==> inputs of job 9602 <==
==> flow/design.v (excerpt) <==
module mapper #(
    parameter DIM4_WIDTH = 8,  
    parameter DIM3_WIDTH = 8, 
    parameter DIM2_WIDTH = 8,  
    parameter DIM1_WIDTH = 8,
    parameter IDX4_WIDTH = 8,  
    parameter IDX3_WIDTH = 8, 
    parameter IDX2_WIDTH = 8,  
    parameter IDX1_WIDTH = 8,
    parameter ROW_MAJOR = 1,   
    parameter ADDR_WIDTH = 32 
)( 
    input  logic                        clk,            
    input  logic                        rst,            
    input  logic [DIM4_WIDTH - 1:0]     dim4, 
    input  logic [DIM3_WIDTH - 1:0]     dim3, 
    input  logic [DIM2_WIDTH - 1:0]     dim2,
    input  logic [DIM1_WIDTH - 1:0]     dim1,
    input  logic [IDX4_WIDTH - 1:0]     idx4,
    input  logic [IDX3_WIDTH - 1:0]     idx3, 
    input  logic [IDX2_WIDTH - 1:0]     idx2,
    input  logic [IDX1_WIDTH - 1:0]     idx1,
    input  logic [ADDR_WIDTH - 1:0]     base_addr,
    output logic [ADDR_WIDTH - 1:0]     addr
);
    logic [ADDR_WIDTH - 1:0] mult1_result, mult2_result, mult3_result;
    logic [ADDR_WIDTH - 1:0] dim3_dim2_dim1, dim2_dim1;
    logic [ADDR_WIDTH - 1:0] addr_temp;
    generate
        if (ROW_MAJOR) begin : row_major_block
  ...
make LEC_CHECK=0 ABC_AREA=1 CAP_MARGIN=20 CELL_PAD_IN_SITES_DETAIL_PLACEMENT=2 CORE_MARGIN=10 CORE_UTILIZATION=38 CTS_CLUSTER_DIAMETER=158 MAX_ROUTING_LAYER=met4 MIN_ROUTING_LAYER=met1 PLACE_DENSITY=0.77 SETUP_SLACK_MARGIN=2.34 SLEW_MARGIN=20 TNS_END_PERCENT=40 finish   # period 20.0 ns
run.sh (not shown) runs the stock make flow with config.mk's settings and CLKGATE_MAP_FILE=.
==> job 8746 (differences from job 9602) <==
Settings changed: ABC_AREA 1 to default, CELL_PAD_IN_SITES_DETAIL_PLACEMENT 2 to default, CORE_MARGIN 10 to 2, CORE_UTILIZATION 38 to 72, CTS_CLUSTER_DIAMETER 158 to default, CTS_CLUSTER_SIZE from default to 39, MAX_ROUTING_LAYER met4 to default, MIN_ROUTING_LAYER met1 to default, PLACE_DENSITY 0.77 to default, PLACE_DENSITY_LB_ADDON from default to 0.01, SETUP_SLACK_MARGIN 2.34 to 0.75, TNS_END_PERCENT 40 to default.
==> flow/constraint.sdc (replaced) <==
create_clock -name core_clock -period 8.09 [get_ports {clk}]
set_input_delay 1.6180 -clock core_clock [delete_from_list [all_inputs] [get_ports {clk}]]
set_output_delay 1.6180 -clock core_clock [all_outputs]
set_load 0.01 [all_outputs]
==> job 494 (differences from job 9602) <==
Settings changed: ABC_AREA 1 to 0, CELL_PAD_IN_SITES_DETAIL_PLACEMENT 2 to default, CORE_MARGIN 10 to 2, CORE_UTILIZATION 38 to 59, CTS_CLUSTER_DIAMETER 158 to 361, CTS_CLUSTER_SIZE from default to 99, MIN_ROUTING_LAYER met1 to default, PLACE_DENSITY 0.77 to 0.83, SETUP_SLACK_MARGIN 2.34 to default, TNS_END_PERCENT 40 to default.
==> flow/constraint.sdc (replaced) <==
create_clock -name core_clock -period 12.0 [get_ports {clk}]
set_input_delay 2.4000 -clock core_clock [delete_from_list [all_inputs] [get_ports {clk}]]
set_output_delay 2.4000 -clock core_clock [all_outputs]
set_load 0.01 [all_outputs]
==> notes <==
Against job 494, the critical path depth of job 8746 is higher by 3.
Between job 494 and job 8746, the lower sequential share of layout area is in job 8746 (gap 0.59 points).
Clock skew: job 494 is higher than job 8746 (0.00053 ns).
Between job 494 and job 9602, the lower area after synthesis is in job 494 (gap 8.7%, measured against job 9602).
Between job 494 and job 8746, the lower count of clock-buffer cells in the layout is in job 494 (gap 1).
Job 9602 never finished: it broke off in global routing (5_1_grt) with GRT-0116. Job 494 completed without violations. Job 8746 reached the layout checks and failed them: setup timing.
Between job 8746 and job 494, the lower first-iteration DRC count is in job 494 (gap 0.73%, measured against job 494).

* * *

==> build 34 <==
Starting RTL as in the previous note.
make LEC_CHECK=0 CAP_MARGIN=0 CORE_MARGIN=2 CORE_UTILIZATION=72 CTS_CLUSTER_DIAMETER=373 SETUP_SLACK_MARGIN=-0.45 SLEW_MARGIN=20 finish   # period 6.22 ns
==> build 46: changes against build 34 <==
--- a/flow/config.mk
+++ b/flow/config.mk
@@ -7,7 +7,6 @@
 export LEC_CHECK = 0
-export CAP_MARGIN = 0
+export CAP_MARGIN = 20
 export CORE_MARGIN = 2
-export CORE_UTILIZATION = 72
-export CTS_CLUSTER_DIAMETER = 373
-export SETUP_SLACK_MARGIN = -0.45
+export CORE_UTILIZATION = 61
+export CTS_CLUSTER_SIZE = 100
 export SLEW_MARGIN = 20
==> flow/constraint.sdc (replaced) <==
create_clock -name core_clock -period 18.4 [get_ports {clk}]
set_input_delay 3.6800 -clock core_clock [delete_from_list [all_inputs] [get_ports {clk}]]
set_output_delay 3.6800 -clock core_clock [all_outputs]
set_load 0.01 [all_outputs]
==> trial 94: changes against build 34 <==
--- a/flow/config.mk
+++ b/flow/config.mk
@@ -7,7 +7,9 @@
 export LEC_CHECK = 0
-export CAP_MARGIN = 0
+export ABC_AREA = 1
+export CAP_MARGIN = 10
 export CORE_MARGIN = 2
 export CORE_UTILIZATION = 72
-export CTS_CLUSTER_DIAMETER = 373
-export SETUP_SLACK_MARGIN = -0.45
+export CTS_CLUSTER_DIAMETER = 221
+export CTS_CLUSTER_SIZE = 35
+export SETUP_SLACK_MARGIN = -0.68
 export SLEW_MARGIN = 20
==> flow/constraint.sdc (replaced) <==
create_clock -name core_clock -period 6.9 [get_ports {clk}]
set_input_delay 1.3800 -clock core_clock [delete_from_list [all_inputs] [get_ports {clk}]]
set_output_delay 1.3800 -clock core_clock [all_outputs]
set_load 0.01 [all_outputs]
==> trial 92: changes against build 34 <==
--- a/flow/config.mk
+++ b/flow/config.mk
@@ -7,7 +7,5 @@
 export LEC_CHECK = 0
-export CAP_MARGIN = 0
+export CAP_MARGIN = 20
 export CORE_MARGIN = 2
-export CORE_UTILIZATION = 72
-export CTS_CLUSTER_DIAMETER = 373
-export SETUP_SLACK_MARGIN = -0.45
+export CORE_UTILIZATION = 65
 export SLEW_MARGIN = 20
==> flow/constraint.sdc (replaced) <==
create_clock -name core_clock -period 11.2 [get_ports {clk}]
set_input_delay 2.2400 -clock core_clock [delete_from_list [all_inputs] [get_ports {clk}]]
set_output_delay 2.2400 -clock core_clock [all_outputs]
set_load 0.01 [all_outputs]
==> results <==
Global routing met3 resource utilization: trial 92 5.12%; build 34 5.54%; build 46 3.90%; trial 94 4.75%
Final Instance Area: trial 92 0.0288 mm2; build 34 0.0310 mm2; build 46 0.0288 mm2; trial 94 0.0327 mm2
Portion of the clock cycle consumed by the worst path in the final layout: trial 92 92.4%; build 34 132%; build 46 66.1%; trial 94 113%
Warning total across the stage logs: trial 92 36; build 34 39; build 46 36; trial 94 39
Cell Count, Final, Fillers Out: trial 92 3400; build 34 3532; build 46 3446; trial 94 4564
Number of global-route vias before repair: trial 92 20900; build 34 22700; build 46 20500; trial 94 27500
Buffers, non-clock: trial 92 149; build 34 338; build 46 136; trial 94 250
Met1 Resource Use GR: trial 92 39.3%; build 34 44.1%; build 46 37.5%; trial 94 47.0%
Master of the slowest instance on the critical path: trial 92 clkdlybuf4s50_1; build 34 fa_1; build 46 clkdlybuf4s50_1; trial 94 fa_2
Net Count, Synth: trial 92 3652; build 34 3652; build 46 3652; trial 94 4756
Complex-gate fraction of the synthesized area: trial 92 7.82%; build 34 7.82%; build 46 7.82%; trial 94 3.44%
Worst stage delay on the critical path: trial 92 570 ps; build 34 590 ps; build 46 740 ps; trial 94 580 ps
Slew at the pin with the worst max-slew slack: trial 92 1050 ps; build 34 793 ps; build 46 998 ps; trial 94 1080 ps
Result of the run: trial 92 timing/DRC/antenna clean; build 34 failed layout checks; build 46 timing/DRC/antenna clean; trial 94 failed layout checks
Layout check failures: trial 92 -; build 34 negative setup slack; build 46 -; trial 94 negative setup slack
Portion of the layout cell area used by non-clock buffers: trial 92 4.92%; build 34 9.67%; build 46 4.59%; trial 94 6.77%
Nets@finish: trial 92 3740; build 34 3929; build 46 3727; trial 94 4895
Hpwl dp: trial 92 47000 um; build 34 51700 um; build 46 47200 um; trial 94 62600 um

* * *

==> run a <==
==> flow/design.v <==
module mapper #(
    parameter DIM4_WIDTH = 8,  
    parameter DIM3_WIDTH = 8, 
    parameter DIM2_WIDTH = 8,  
    parameter DIM1_WIDTH = 8,
    parameter IDX4_WIDTH = 8,  
    parameter IDX3_WIDTH = 8, 
    parameter IDX2_WIDTH = 8,  
    parameter IDX1_WIDTH = 8,
    parameter ROW_MAJOR = 1,   
    parameter ADDR_WIDTH = 32 
)( 
    input  logic                        clk,            
    input  logic                        rst,            
    input  logic [DIM4_WIDTH - 1:0]     dim4, 
    input  logic [DIM3_WIDTH - 1:0]     dim3, 
    input  logic [DIM2_WIDTH - 1:0]     dim2,
    input  logic [DIM1_WIDTH - 1:0]     dim1,
    input  logic [IDX4_WIDTH - 1:0]     idx4,
    input  logic [IDX3_WIDTH - 1:0]     idx3, 
    input  logic [IDX2_WIDTH - 1:0]     idx2,
    input  logic [IDX1_WIDTH - 1:0]     idx1,
    input  logic [ADDR_WIDTH - 1:0]     base_addr,
    output logic [ADDR_WIDTH - 1:0]     addr
);
    logic [ADDR_WIDTH - 1:0] mult1_result, mult2_result, mult3_result;
    logic [ADDR_WIDTH - 1:0] dim3_dim2_dim1, dim2_dim1;
    logic [ADDR_WIDTH - 1:0] addr_temp;
    generate
        if (ROW_MAJOR) begin : row_major_block
            always_ff @(posedge clk or posedge rst) begin
                if (rst) begin
                    dim2_dim1 <= '0;
                    dim3_dim2_dim1 <= '0;
                end else begin
                    dim2_dim1 <= dim2 * dim1;
                    dim3_dim2_dim1 <= dim3 * dim2 * dim1;
                end
            end
            always_ff @(posedge clk or posedge rst) begin
                if (rst) begin
                    mult1_result <= '0;
                    mult2_result <= '0;
                    mult3_result <= '0;
                end else begin
                    mult1_result <= idx4 * dim3_dim2_dim1;
                    mult2_result <= idx3 * dim2_dim1;
                    mult3_result <= idx2 * dim1;
                end
            end
            always_ff @(posedge clk or posedge rst) begin
                if (rst) begin
                    addr_temp <= '0;
                end else begin
                    addr_temp <= base_addr + mult1_result + mult2_result + mult3_result + idx1;
                end
            end
        end else begin : column_major_block
            always_ff @(posedge clk or posedge rst) begin
                if (rst) begin
                    dim2_dim1 <= '0;
                    dim3_dim2_dim1 <= '0;
                end else begin
                    dim2_dim1 <= dim2 * dim1;
                    dim3_dim2_dim1 <= dim3 * dim2 * dim1;
                end
            end
            always_ff @(posedge clk or posedge rst) begin
                if (rst) begin
                    mult1_result <= '0;
                    mult2_result <= '0;
                    mult3_result <= '0;
                end else begin
                    mult1_result <= idx4 * dim3_dim2_dim1;
                    mult2_result <= idx3 * dim2_dim1;
                    mult3_result <= idx1 * dim2;
                end
            end
            always_ff @(posedge clk or posedge rst) begin
                if (rst) begin
                    addr_temp <= '0;
                end else begin
                    addr_temp <= base_addr + mult1_result + mult2_result + mult3_result + idx2;
                end
            end
        end
    endgenerate
    assign addr = addr_temp;
endmodule
==> flow/run.sh <==
#!/bin/bash
# the make line also repeats each setting of config.mk as NAME=value (left out here)
make -C /OpenROAD-flow-scripts/flow DESIGN_CONFIG=/design/flow/config.mk WORK_HOME=/design/flow/orfs CLKGATE_MAP_FILE= finish
==> flow/config.mk <==
export PLATFORM = sky130hd
export DESIGN_NAME = mapper
export DESIGN_NICKNAME = mapper
export VERILOG_FILES = /design/flow/design.v
export SDC_FILE = /design/flow/constraint.sdc
export NUM_CORES = 4
export LEC_CHECK = 0
export CAP_MARGIN = 20
export CORE_MARGIN = 2
export CORE_UTILIZATION = 58
export SETUP_SLACK_MARGIN = -0.6
export SLEW_MARGIN = 20
==> flow/constraint.sdc <==
create_clock -name core_clock -period 6.09 [get_ports {clk}]
set_input_delay 1.2180 -clock core_clock [delete_from_list [all_inputs] [get_ports {clk}]]
set_output_delay 1.2180 -clock core_clock [all_outputs]
set_load 0.01 [all_outputs]
==> run b: changes against run a <==
--- a/flow/config.mk
+++ b/flow/config.mk
@@ -8,5 +8,5 @@
 export CAP_MARGIN = 20
 export CORE_MARGIN = 2
-export CORE_UTILIZATION = 58
-export SETUP_SLACK_MARGIN = -0.6
+export CORE_UTILIZATION = 57
+export SETUP_SLACK_MARGIN = 2.13
 export SLEW_MARGIN = 20
==> flow/constraint.sdc (replaced) <==
create_clock -name core_clock -period 7.96 [get_ports {clk}]
set_input_delay 1.5920 -clock core_clock [delete_from_list [all_inputs] [get_ports {clk}]]
set_output_delay 1.5920 -clock core_clock [all_outputs]
set_load 0.01 [all_outputs]
==> run c: changes against run a <==
--- a/flow/config.mk
+++ b/flow/config.mk
@@ -8,5 +8,6 @@
 export CAP_MARGIN = 20
 export CORE_MARGIN = 2
-export CORE_UTILIZATION = 58
-export SETUP_SLACK_MARGIN = -0.6
+export CORE_UTILIZATION = 40
+export PLACE_DENSITY_LB_ADDON = 0.23
 export SLEW_MARGIN = 20
+export TNS_END_PERCENT = 50
==> flow/constraint.sdc (replaced) <==
create_clock -name core_clock -period 12.0 [get_ports {clk}]
set_input_delay 2.4000 -clock core_clock [delete_from_list [all_inputs] [get_ports {clk}]]
set_output_delay 2.4000 -clock core_clock [all_outputs]
set_load 0.01 [all_outputs]
==> comparison <==
Run c completed with no timing, DRC or antenna violations. Run a completed, yet does not pass: negative setup slack. Run b finished with negative setup slack left. In synthesized area, run b and run a do not differ. First-iteration DRC count, highest first: run a, run b, run c. Of run c and run a, run c has the higher cell count (gap about 0.5%, measured against run a). In run b the register-to-register slack is lower than in run c, by 3.9 ns. Between run a and run c, the lower worst hold slack is in run c (gap 0.041 ns). Utilization: run c is lower than run a (25 points). Die area, lowest first: run a, run b, run c. Wire length, highest first: run a, run b, run c. In synthesized cell count, run a and run c do not differ.

* * *

==> quartz <==
// mapper: RTL as listed in full above, without the edits since
==> flow/config.mk <==
export PLATFORM = sky130hd
export DESIGN_NAME = mapper
export DESIGN_NICKNAME = mapper
export VERILOG_FILES = /design/flow/design.v
export SDC_FILE = /design/flow/constraint.sdc
export NUM_CORES = 4
export LEC_CHECK = 0
export CAP_MARGIN = 40
export CORE_MARGIN = 2
export CORE_UTILIZATION = 72
export CTS_CLUSTER_SIZE = 39
export HOLD_SLACK_MARGIN = 0.3
export PLACE_DENSITY_LB_ADDON = 0.01
export SETUP_SLACK_MARGIN = 0.75
export SLEW_MARGIN = 20
==> flow/constraint.sdc <==
create_clock -name core_clock -period 8.09 [get_ports {clk}]
set_input_delay 1.6180 -clock core_clock [delete_from_list [all_inputs] [get_ports {clk}]]
set_output_delay 1.6180 -clock core_clock [all_outputs]
set_load 0.01 [all_outputs]
==> willow: changes against quartz <==
==> flow/config.mk (replaced) <==
export PLATFORM = sky130hd
export DESIGN_NAME = mapper
export DESIGN_NICKNAME = mapper
export VERILOG_FILES = /design/flow/design.v
export SDC_FILE = /design/flow/constraint.sdc
export NUM_CORES = 4
export LEC_CHECK = 0
export ABC_AREA = 1
export CAP_MARGIN = 10
export CORE_MARGIN = 2
export CORE_UTILIZATION = 72
export CTS_CLUSTER_DIAMETER = 221
export CTS_CLUSTER_SIZE = 73
export SETUP_SLACK_MARGIN = 1.33
export SLEW_MARGIN = 20
==> flow/constraint.sdc (replaced) <==
create_clock -name core_clock -period 9.8 [get_ports {clk}]
set_input_delay 1.9600 -clock core_clock [delete_from_list [all_inputs] [get_ports {clk}]]
set_output_delay 1.9600 -clock core_clock [all_outputs]
set_load 0.01 [all_outputs]
==> comparison table <==
Outcome: quartz complete, but fails checks; willow timing/DRC/antenna clean
Layout check failures: quartz negative setup slack; willow -
Core utilization before placement: quartz 0.726; willow 0.729
Cell area after placement: quartz 29200 um2; willow 30500 um2
Largest fanout of any net on the critical path: quartz 7; willow 17
Synth Area per Inst: quartz 9.51 um2; willow 7.45 um2
Core Area: quartz 36300 um2; willow 39600 um2
Post-detailed-route via-to-cell ratio: quartz 5.85; willow 5.47
Antenna violations before repair: quartz 0; willow 5
Fin Hold WS: quartz 0.539 ns; willow 0.553 ns
Via count of the first global-routing pass: quartz 22.1k; willow 25.5k
Overall routing resource usage: quartz 0.349; willow 0.357
Worst setup slack after layout: quartz -0.530 ns; willow 1.24 ns
Routed wl met2: quartz 32700 um; willow 36800 um
Violation tally from detailed-route iteration zero: quartz 1332; willow 1973
Via count of the routed design: quartz 20.3k; willow 24.4k
Count of instantiated cells in the yosys netlist: quartz 2774; willow 3878
Yosys simple share: quartz 0.168; willow 0.213
Worst Reg-to-Reg Cells: quartz 16; willow 15
